// systolic_top
module systolic_top (
    input  logic         i_clk,
    input  logic         i_nrst,
    input  logic         i_reg_clear,
    input  logic         i_pe_en,
    input  logic         i_psum_out_en,
    input  logic [1:0]   i_mode,
    input  logic [63:0]  i_ifmap,    
    input  logic [7:0]   i_weight,
    output logic [127:0] o_ofmap     
);
For scale: roughly 7,000 cells after synthesis, ~310 flip-flops, roughly 56,000 sq um of cells after synthesis.
make LEC_CHECK=0 CAP_MARGIN=20 CORE_MARGIN=2 CORE_UTILIZATION=40 SLEW_MARGIN=0 TNS_END_PERCENT=95 finish   # period 10.0 ns
run.sh (not shown) runs the stock make flow with config.mk's settings and CLKGATE_MAP_FILE=.
The baseline completed with no timing, DRC or antenna violations.
Change:
--- a/flow/config.mk
+++ b/flow/config.mk
@@ -8,5 +8,5 @@
 export CAP_MARGIN = 20
 export CORE_MARGIN = 2
-export CORE_UTILIZATION = 40
-export SLEW_MARGIN = 0
-export TNS_END_PERCENT = 95
+export CORE_UTILIZATION = 57
+export CTS_CLUSTER_SIZE = 99
+export SLEW_MARGIN = 20
==> flow/constraint.sdc (replaced) <==
create_clock -name core_clock -period 5.51 [get_ports {i_clk}]
set_input_delay 1.1020 -clock core_clock [delete_from_list [all_inputs] [get_ports {i_clk}]]
set_output_delay 1.1020 -clock core_clock [all_outputs]
set_load 0.01 [all_outputs]
=> The changed run finished but fails on negative setup slack. Setup slack gets worse by 2.6 ns. Flip-flop count is unchanged. Utilization climbs by 40 points.

* * *

Starting RTL as in the previous note.
clock: 9.25 ns
lec_check: 0
cap_margin: 15
core_margin: 2
core_utilization: 72
cts_cluster_size: 40
max_routing_layer: met4
place_density: 0.66
setup_slack_margin: 1.27
slew_margin: 20
The starting point finished but failed the layout checks on capacitance limit, slew limit, setup timing.
Change:
Settings changed: CAP_MARGIN 15 to 20, CTS_CLUSTER_DIAMETER from default to 80, CTS_CLUSTER_SIZE 40 to default, MAX_ROUTING_LAYER met4 to default, PLACE_DENSITY 0.66 to 0.36, SETUP_SLACK_MARGIN 1.27 to default.
Clock period 9.25 ns to 7.83 ns, I/O delays scaled along.
Outcome:
- This time the run died in global routing, error GRT-0116
- synthesized area stays the same
- die area is unchanged
- synthesized cell count stays the same

* * *

Starting RTL as in the previous note.
Settings: LEC_CHECK=0, ABC_AREA=0, CAP_MARGIN=35, CELL_PAD_IN_SITES_DETAIL_PLACEMENT=0, CORE_MARGIN=2, CORE_UTILIZATION=21, CTS_CLUSTER_DIAMETER=77, CTS_CLUSTER_SIZE=48, GPL_ROUTABILITY_DRIVEN=0, MAX_ROUTING_LAYER=met4, MIN_ROUTING_LAYER=met1, PLACE_DENSITY_LB_ADDON=0.18, SLEW_MARGIN=20, TNS_END_PERCENT=65; clock period 10.0 ns.
Change:
==> flow/config.mk (replaced) <==
export PLATFORM = sky130hd
export DESIGN_NAME = systolic_top
export DESIGN_NICKNAME = systolic_top
export VERILOG_FILES = /design/flow/design.v
export SDC_FILE = /design/flow/constraint.sdc
export NUM_CORES = 4
export LEC_CHECK = 0
export ABC_AREA = 1
export CAP_MARGIN = 35
export CELL_PAD_IN_SITES_DETAIL_PLACEMENT = 0
export CORE_MARGIN = 3
export CORE_UTILIZATION = 38
export CTS_CLUSTER_DIAMETER = 77
export CTS_CLUSTER_SIZE = 72
export GPL_ROUTABILITY_DRIVEN = 1
export MAX_ROUTING_LAYER = met4
export MIN_ROUTING_LAYER = met1
export PLACE_DENSITY_LB_ADDON = 0.21
export SLEW_MARGIN = 20
export TNS_END_PERCENT = 65
Global-route usage came out higher by 11 points.
Combinational power grows by 9.2%.
Area after synthesis increases by 5.7%.
Routed wire length is higher by 2.6%.
Non-clock buffer count went down by 63.
Register-to-register slack gets worse by 0.22 ns.
Change:
==> flow/config.mk (replaced) <==
export PLATFORM = sky130hd
export DESIGN_NAME = systolic_top
export DESIGN_NICKNAME = systolic_top
export VERILOG_FILES = /design/flow/design.v
export SDC_FILE = /design/flow/constraint.sdc
export NUM_CORES = 4
export LEC_CHECK = 0
export CAP_MARGIN = 20
export CORE_MARGIN = 2
export CORE_UTILIZATION = 65
export SLEW_MARGIN = 20
==> flow/constraint.sdc (replaced) <==
create_clock -name core_clock -period 7.83 [get_ports {i_clk}]
set_input_delay 1.5660 -clock core_clock [delete_from_list [all_inputs] [get_ports {i_clk}]]
set_output_delay 1.5660 -clock core_clock [all_outputs]
set_load 0.01 [all_outputs]
The changed run ran to the end with violations: capacitance limit, slew limit, setup timing.
Die size is lower by 45%.
Via count is higher by 11%.
Flip-flop count does not change.
Total power is higher by 53%.
Combinational power is higher by 62%.
Change:
--- a/flow/config.mk
+++ b/flow/config.mk
@@ -8,4 +8,4 @@
 export CAP_MARGIN = 20
 export CORE_MARGIN = 2
-export CORE_UTILIZATION = 65
+export CORE_UTILIZATION = 61
 export SLEW_MARGIN = 20
==> flow/constraint.sdc (replaced) <==
create_clock -name core_clock -period 7.79 [get_ports {i_clk}]
set_input_delay 1.5580 -clock core_clock [delete_from_list [all_inputs] [get_ports {i_clk}]]
set_output_delay 1.5580 -clock core_clock [all_outputs]
set_load 0.01 [all_outputs]
Now the flow finished but failed the layout checks on setup timing.
Register-to-register slack is better by 1.1 ns.
Power came out lower by 6.8%.
Utilization goes down by 6.9 points.
Die size goes up by about 6.5%.
Non-clock buffer count came out lower by 3.
Worst setup slack gains 1.1 ns.

* * *

## run 1
systolic_top again, from the RTL that the note above started with.
export LEC_CHECK = 0
export CAP_MARGIN = 20
export CORE_MARGIN = 2
export CORE_UTILIZATION = 55
export CTS_CLUSTER_DIAMETER = 41
export SETUP_SLACK_MARGIN = 1.06
export SLEW_MARGIN = 20
export TNS_END_PERCENT = 5
create_clock -name core_clock -period 6.39 [get_ports {i_clk}]
Run 1 finished all stages; layout check result: FAIL, due to setup timing.
#### Input delta (run 2 over run 1)
Settings: removing SETUP_SLACK_MARGIN (formerly 1.06); changing CTS_CLUSTER_DIAMETER from 41 to 66; changing TNS_END_PERCENT from 5 to 10; changing CORE_UTILIZATION from 55 to 72; changing the clock period (ns, I/O delays scaled along) from 6.39 to 7.83.
Results
- No final results exist for run 2, since it was stopped by error GRT-0116 during global routing.
- Run 1 has a lower share of the core filled by cells before placement than run 2.
- Measured against each other, run 2 and run 1 differ in number of buffers created by CTS, the lower figure coming from run 2.
- Reported for run 2 and run 1, cell count after synthesis turned out identical to the last digit.
- Run 1 → run 2: xor/xnor cell area share of the yosys netlist closely matched the old numbers; area of the die decreased by 24000 um^2 relative to the old numbers; core area decreased by about 24% relative to the old numbers.
- STATUS total half-perimeter wirelength after legalization and detailed placement: run 2 loses against run 1
- The higher final weighted congestion of routability-driven global placement of run 2 and run 1 is in run 2.
- Run 2 vs. run 1: die height lost 40 um; post-placement cell count shrank by 544; post-detailed-placement cell area went down by 2200 um^2.
The inputs of run 3 differ from those of run 2 as listed below.
Settings: removing TNS_END_PERCENT (formerly 10); changing CTS_CLUSTER_DIAMETER from 66 to 371; setting CTS_CLUSTER_SIZE to 10 for the first time; setting SETUP_SLACK_MARGIN to 0.56 for the first time; setting PLACE_DENSITY_LB_ADDON to 0.19 for the first time; changing the clock period (ns, I/O delays scaled along) from 7.83 to 5.51.
### Flow results
- Run 3 got as far as clock tree synthesis, where a tool error ended the run.
- From run 2 to run 3 the numbers moved as follows: chip area estimate from yosys synthesis ~0 delta; detailed placement HPWL +21%; area fraction in mux cells ~0 delta; number of instances in the placed design +137; simple-gate portion of the synthesized area ~0 delta.
--- input diff run 3..run 4 ---
Settings: CTS_CLUSTER_SIZE: 10 -> 34; PLACE_DENSITY_LB_ADDON: 0.19 -> unset; CTS_CLUSTER_DIAMETER: 371 -> unset; SETUP_SLACK_MARGIN: 0.56 -> unset; CORE_UTILIZATION: 72 -> 66; the clock period (ns, I/O delays scaled along): 5.51 -> 7.69.
==> comparison <==
Run 3 -> run 4: placer congestion estimate decreased slightly
Number of I/O port buffers essentially unchanged between run 3 and run 4.
Run 4 vs run 3: die size up
Run 4: row count is about 4% higher than what run 3 reported.
Xor-xnor portion of the synthesized cell area: run 4 vs run 3 identical
Of run 3 and run 4, the run reporting the lower die width was run 3.
Run 4: it failed with a tool error in global routing, so there are no final results.
Run 3 did not run to completion, as it errored out during clock tree synthesis.
The simple-gate area share of the yosys netlist on run 3 is in line with that on run 4.
For placed cell count, run 4 and run 3 come out practically identical.
> inputs changed (run 4 -> run 5)
Settings: an added TNS_END_PERCENT of 5; an added PLACE_DENSITY of 0.8; a change of CORE_UTILIZATION from 66 to 72; a change of CTS_CLUSTER_SIZE from 34 to 37; a change of the clock period (ns, I/O delays scaled along) from 7.69 to 7.83.
### Flow results
In the summary table, run 5 is marked failed, with error GRT-0116 raised in global routing. Number of buffers added by the clock tree synthesis step grows by a few percent when moving from run 4 to run 5. Run 5 vs run 4, number of resized instances in the post-cts repair step went down by 37%. Cell area reported after detailed placement: run 5 vs run 4 down about 0.8%. Pre-CTS setup slack ended up 0.076 ns lower on run 5 than on run 4. On synthesized cell count, run 5 and run 4 are basically level. Placer congestion estimate up 0.017 in run 5 wrt run 4.
Power figures rest on the tool's default switching activity, not on a simulated workload.
